==> flow/design.v (excerpt) <==
module battle_ship(
      input wire clk,			 
      input wire clr,
      input wire btnU,
      input wire btnD,
      input wire btnR,
      input wire btnL,
      input wire sel,
	    input sw,
      output wire [2:0] red,	 
      output wire [2:0] green,   
      output wire [1:0] blue,	     
      output wire [3:0] an,
      output wire [7:0] seg,
      output wire hsync,		 
      output wire vsync			 
	);
	wire clock_4Hz = clk;
	wire clock_25Mhz = clk;
	wire turn;
	wire phase;
  wire finish;
	wire [27: 0] pships;
	wire [27: 0] cships;
  wire [27: 0] c_curr_guess;
  wire [27: 0] p_curr_guess;
	assign cships = 28'b1000000100010000000000010000;
	wire db_btnR;
	wire db_btnL;
	wire db_btnU;
	wire db_btnD;
	wire db_btnSel;
	wire db_btnRst;
	debouncer db_r(
    .clk (clock_4Hz),
		.rst (clr),
    .btn_in (btnR),
    .btn_out (db_btnR)
	);
	debouncer db_l(
		.clk (clock_4Hz),
		.rst (clr),
		.btn_in (btnL),
		.btn_out (db_btnL)
	);
	debouncer db_u(
		.clk (clock_4Hz),
		.rst (clr),
		.btn_in (btnU),
		.btn_out (db_btnU)
	);
	debouncer db_d(
		.clk (clock_4Hz),
		.rst (clr),
		.btn_in (btnD),
		.btn_out (db_btnD)
	);
	debouncer db_sel(
		.clk (clock_4Hz),
		.rst (clr),
		.btn_in (sel),
		.btn_out (db_btnSel)
	);
	assign db_btnRst = clr;
	wire [27:0] cguess;
	wire [27:0] pguess;
	vga640x480 myDisplay(
		.clk(clock_25Mhz),
		.rst(clr),
		.phase(phase),
    .finish (finish),
		.cships(cships),
		.pships(pships),
		.hsync(hsync),
		.vsync(vsync),
		.cguess(cguess),
		.pguess(pguess),
		.red(red),
		.green(green),
		.blue(blue)
	);
	select_phase confirm_select(
		.clk (clock_4Hz),
		.rst (clr),
		.sel (db_btnSel),
		.seg (seg),
		.an (an),
		.phase (phase),
		.pships (pships)
	);
	select mySelections(
		.clk (clock_4Hz),
		.rst (db_btnRst),     	 
		.phase (phase),   		 
		.sel  (db_btnSel),     	 
		.btnU (db_btnU),
  ...
Size in the first run: about 30 I/O pins.
export LEC_CHECK = 0
export CAP_MARGIN = 20
export CORE_MARGIN = 2
export CORE_UTILIZATION = 66
export SETUP_SLACK_MARGIN = -0.3
export SLEW_MARGIN = 20
create_clock -name core_clock -period 3.25 [get_ports {clk}]
run.sh (not shown) runs the stock make flow with config.mk's settings and CLKGATE_MAP_FILE=.
The starting point produced a layout that fails on negative setup slack.
Rerun with:
--- a/flow/config.mk
+++ b/flow/config.mk
@@ -8,5 +8,4 @@
 export CAP_MARGIN = 20
 export CORE_MARGIN = 2
-export CORE_UTILIZATION = 66
-export SETUP_SLACK_MARGIN = -0.3
+export CORE_UTILIZATION = 63
 export SLEW_MARGIN = 20
==> flow/constraint.sdc (replaced) <==
create_clock -name core_clock -period 3.97 [get_ports {clk}]
set_input_delay 0.7940 -clock core_clock [delete_from_list [all_inputs] [get_ports {clk}]]
set_output_delay 0.7940 -clock core_clock [all_outputs]
set_load 0.01 [all_outputs]
Outcome: The new run completed without violations. Fmax rises by roughly a tenth. Final area decreases by about a fifth. Setup slack improves by 1.1 ns. Area after synthesis does not change. Non-clock buffer count came out lower by 243.
Rerun with:
--- a/flow/config.mk
+++ b/flow/config.mk
@@ -6,6 +6,7 @@
 export NUM_CORES = 4
 export LEC_CHECK = 0
+export ABC_AREA = 1
 export CAP_MARGIN = 20
 export CORE_MARGIN = 2
-export CORE_UTILIZATION = 63
+export CORE_UTILIZATION = 72
 export SLEW_MARGIN = 20
==> flow/constraint.sdc (replaced) <==
create_clock -name core_clock -period 4.46 [get_ports {clk}]
set_input_delay 0.8920 -clock core_clock [delete_from_list [all_inputs] [get_ports {clk}]]
set_output_delay 0.8920 -clock core_clock [all_outputs]
set_load 0.01 [all_outputs]
The new run stopped in global routing; die area decreases by 12%; synthesized cell count climbs by 19%; area after synthesis stays flat.
Rerun with:
--- a/flow/config.mk
+++ b/flow/config.mk
@@ -6,7 +6,6 @@
 export NUM_CORES = 4
 export LEC_CHECK = 0
-export ABC_AREA = 1
 export CAP_MARGIN = 20
 export CORE_MARGIN = 2
-export CORE_UTILIZATION = 72
+export CORE_UTILIZATION = 40
 export SLEW_MARGIN = 20
==> flow/constraint.sdc (replaced) <==
create_clock -name core_clock -period 4.75 [get_ports {clk}]
set_input_delay 0.9500 -clock core_clock [delete_from_list [all_inputs] [get_ports {clk}]]
set_output_delay 0.9500 -clock core_clock [all_outputs]
set_load 0.01 [all_outputs]
- This time the run finished with timing, DRC and antenna clean
- die area increases by 78%
- area after synthesis stays flat
- synthesized cell count went down by 16%
